Setup of epsilon:
## alu_add
module alu_add (
    input   logic           clk_i,
    input   logic           rst_i,
    input   logic [36:0]    left_i,      
    input   logic [36:0]    right_i,     
    output  logic           in_ready_o,
    input   logic           in_valid_i,
    output  logic [36:0]    result_o,    
    input   logic           out_ready_i,
    output  logic           out_valid_o
);
==> flow/config.mk <==
export PLATFORM = sky130hd
export DESIGN_NAME = alu_add
export DESIGN_NICKNAME = alu_add
export VERILOG_FILES = /design/flow/design.v
export SDC_FILE = /design/flow/constraint.sdc
export NUM_CORES = 4
export LEC_CHECK = 0
export CAP_MARGIN = 40
export CORE_MARGIN = 5
export CORE_UTILIZATION = 48
export GPL_ROUTABILITY_DRIVEN = 0
export GPL_TIMING_DRIVEN = 0
export MAX_ROUTING_LAYER = met5
export PLACE_DENSITY_LB_ADDON = 0.25
export SETUP_SLACK_MARGIN = 1.14
export SLEW_MARGIN = 15
export TNS_END_PERCENT = 45
==> flow/constraint.sdc <==
create_clock -name core_clock -period 6.2 [get_ports {clk_i}]
set_input_delay 1.2400 -clock core_clock [delete_from_list [all_inputs] [get_ports {clk_i}]]
set_output_delay 1.2400 -clock core_clock [all_outputs]
set_load 0.01 [all_outputs]
run.sh (not shown) runs the stock make flow with config.mk's settings and CLKGATE_MAP_FILE=.
Modified inputs, alpha compared to epsilon
Settings: clearing GPL_ROUTABILITY_DRIVEN, which used to be 0; swapping 1.14 for 0.76 in SETUP_SLACK_MARGIN; putting CTS_CLUSTER_DIAMETER at 331 where nothing was set; putting CTS_CLUSTER_SIZE at 98 where nothing was set; swapping 0.25 for 0.05 in PLACE_DENSITY_LB_ADDON; swapping 48 for 68 in CORE_UTILIZATION; swapping 40 for 35 in CAP_MARGIN; swapping 5 for 2 in CORE_MARGIN; clearing GPL_TIMING_DRIVEN, which used to be 0.
Findings:
Routed wire length for alpha: about 9% down relative to epsilon. Between epsilon and alpha, fmax is higher for alpha, epsilon comes in under that. Taking epsilon as the reference, in alpha non-clock buffer count has decreased, flop share of the area saw an increase, full die area decreased about 34%.

---

Starting RTL as in the previous note.
export LEC_CHECK = 0
export CAP_MARGIN = 15
export CORE_ASPECT_RATIO = 1.88
export CORE_MARGIN = 3
export CORE_UTILIZATION = 56
export CTS_CLUSTER_SIZE = 56
export GPL_ROUTABILITY_DRIVEN = 0
export PLACE_DENSITY_LB_ADDON = 0.09
export SETUP_SLACK_MARGIN = 0.23
export SLEW_MARGIN = 10
export TNS_END_PERCENT = 40
create_clock -name core_clock -period 2.96 [get_ports {clk_i}]
The first run ran to the end with violations: setup timing.
Rerun with:
==> flow/config.mk (replaced) <==
export PLATFORM = sky130hd
export DESIGN_NAME = alu_add
export DESIGN_NICKNAME = alu_add
export VERILOG_FILES = /design/flow/design.v
export SDC_FILE = /design/flow/constraint.sdc
export NUM_CORES = 4
export LEC_CHECK = 0
export CAP_MARGIN = 20
export CORE_MARGIN = 2
export CORE_UTILIZATION = 70
export CTS_CLUSTER_SIZE = 22
export SLEW_MARGIN = 20
==> flow/constraint.sdc (replaced) <==
create_clock -name core_clock -period 3.94 [get_ports {clk_i}]
set_input_delay 0.7880 -clock core_clock [delete_from_list [all_inputs] [get_ports {clk_i}]]
set_output_delay 0.7880 -clock core_clock [all_outputs]
set_load 0.01 [all_outputs]
Effect: The changed run completed and failed the layout checks on setup timing; clock-buffer cell count decreases by 1; die size decreases by 22%; power decreases by 29%; worst setup slack gets better by 0.59 ns; flip-flop count stays the same; core utilization increases by 10 points; sequential power decreases by 21%.
Rerun with:
--- a/flow/config.mk
+++ b/flow/config.mk
@@ -8,5 +8,6 @@
 export CAP_MARGIN = 20
 export CORE_MARGIN = 2
-export CORE_UTILIZATION = 70
-export CTS_CLUSTER_SIZE = 22
+export CORE_UTILIZATION = 68
+export CTS_CLUSTER_DIAMETER = 357
+export CTS_CLUSTER_SIZE = 98
 export SLEW_MARGIN = 20
==> flow/constraint.sdc (replaced) <==
create_clock -name core_clock -period 10.0 [get_ports {clk_i}]
set_input_delay 2.0000 -clock core_clock [delete_from_list [all_inputs] [get_ports {clk_i}]]
set_output_delay 2.0000 -clock core_clock [all_outputs]
set_load 0.01 [all_outputs]
After rerunning:
- With this change the flow completed with no timing, DRC or antenna violations
- maximum frequency goes down by about 17%
- final cell count falls by 1.9%
- die size goes up by 2.8%
- sequential share of layout area goes up by 0.77 points
Rerun with:
--- a/flow/config.mk
+++ b/flow/config.mk
@@ -9,5 +9,4 @@
 export CORE_MARGIN = 2
 export CORE_UTILIZATION = 68
-export CTS_CLUSTER_DIAMETER = 357
-export CTS_CLUSTER_SIZE = 98
+export CTS_CLUSTER_SIZE = 34
 export SLEW_MARGIN = 20
==> flow/constraint.sdc (replaced) <==
create_clock -name core_clock -period 4.28 [get_ports {clk_i}]
set_input_delay 0.8560 -clock core_clock [delete_from_list [all_inputs] [get_ports {clk_i}]]
set_output_delay 0.8560 -clock core_clock [all_outputs]
set_load 0.01 [all_outputs]
Result: Power goes up by 130%. First-iteration DRC count goes up by 15%. Register-to-register slack loses 4.8 ns. Die area is unchanged. Worst hold slack gains 0.0037 ns.

---

Setup of run A:
Starting RTL as in the previous note.
clock: 1.56 ns
lec_check: 0
cap_margin: 20
core_margin: 2
core_utilization: 72
cts_cluster_diameter: 104
cts_cluster_size: 14
hold_slack_margin: 0.28
place_density_lb_addon: 0.15
setup_slack_margin: 0.47
slew_margin: 20
Run A is listed as incomplete: the tool reported an error in detailed placement (3_5_place_dp) and the run ended there.
Changes in run E relative to run A:
==> flow/config.mk <==
export PLATFORM = sky130hd
export DESIGN_NAME = alu_add
export DESIGN_NICKNAME = alu_add
export VERILOG_FILES = /design/flow/design.v
export SDC_FILE = /design/flow/constraint.sdc
export NUM_CORES = 4
export LEC_CHECK = 0
export CAP_MARGIN = 20
export CORE_MARGIN = 2
export CORE_UTILIZATION = 40
export SLEW_MARGIN = 20
==> flow/constraint.sdc <==
create_clock -name core_clock -period 4.76 [get_ports {clk_i}]
set_input_delay 0.9520 -clock core_clock [delete_from_list [all_inputs] [get_ports {clk_i}]]
set_output_delay 0.9520 -clock core_clock [all_outputs]
set_load 0.01 [all_outputs]
Results
Run E against run A: area of the placeable core grew by 78%, synthesized cell area did not really move.
Floorplan die width for run E is higher than for run A.
Looking only at last weighted congestion value of the routability-driven placer, and setting everything else aside, the lower value of run E and run A goes to run E.
For XOR/XNOR share of the synthesized area, run A and run E come out practically identical.
Run E was carried through to the last stage, and its layout satisfied the timing, design-rule and antenna checks.
Site row count: run E vs run A up about 33%
Comparing run A against run E, there is no change at all in count of input and output buffers.
Re I/O pin total: no difference whatsoever between run E and run A.
Run E against run A: overall die area has increased; proportion of register bits with asynchronous set or reset after synthesis has remained practically unchanged.
Power is estimated from default activity; no workload was simulated.
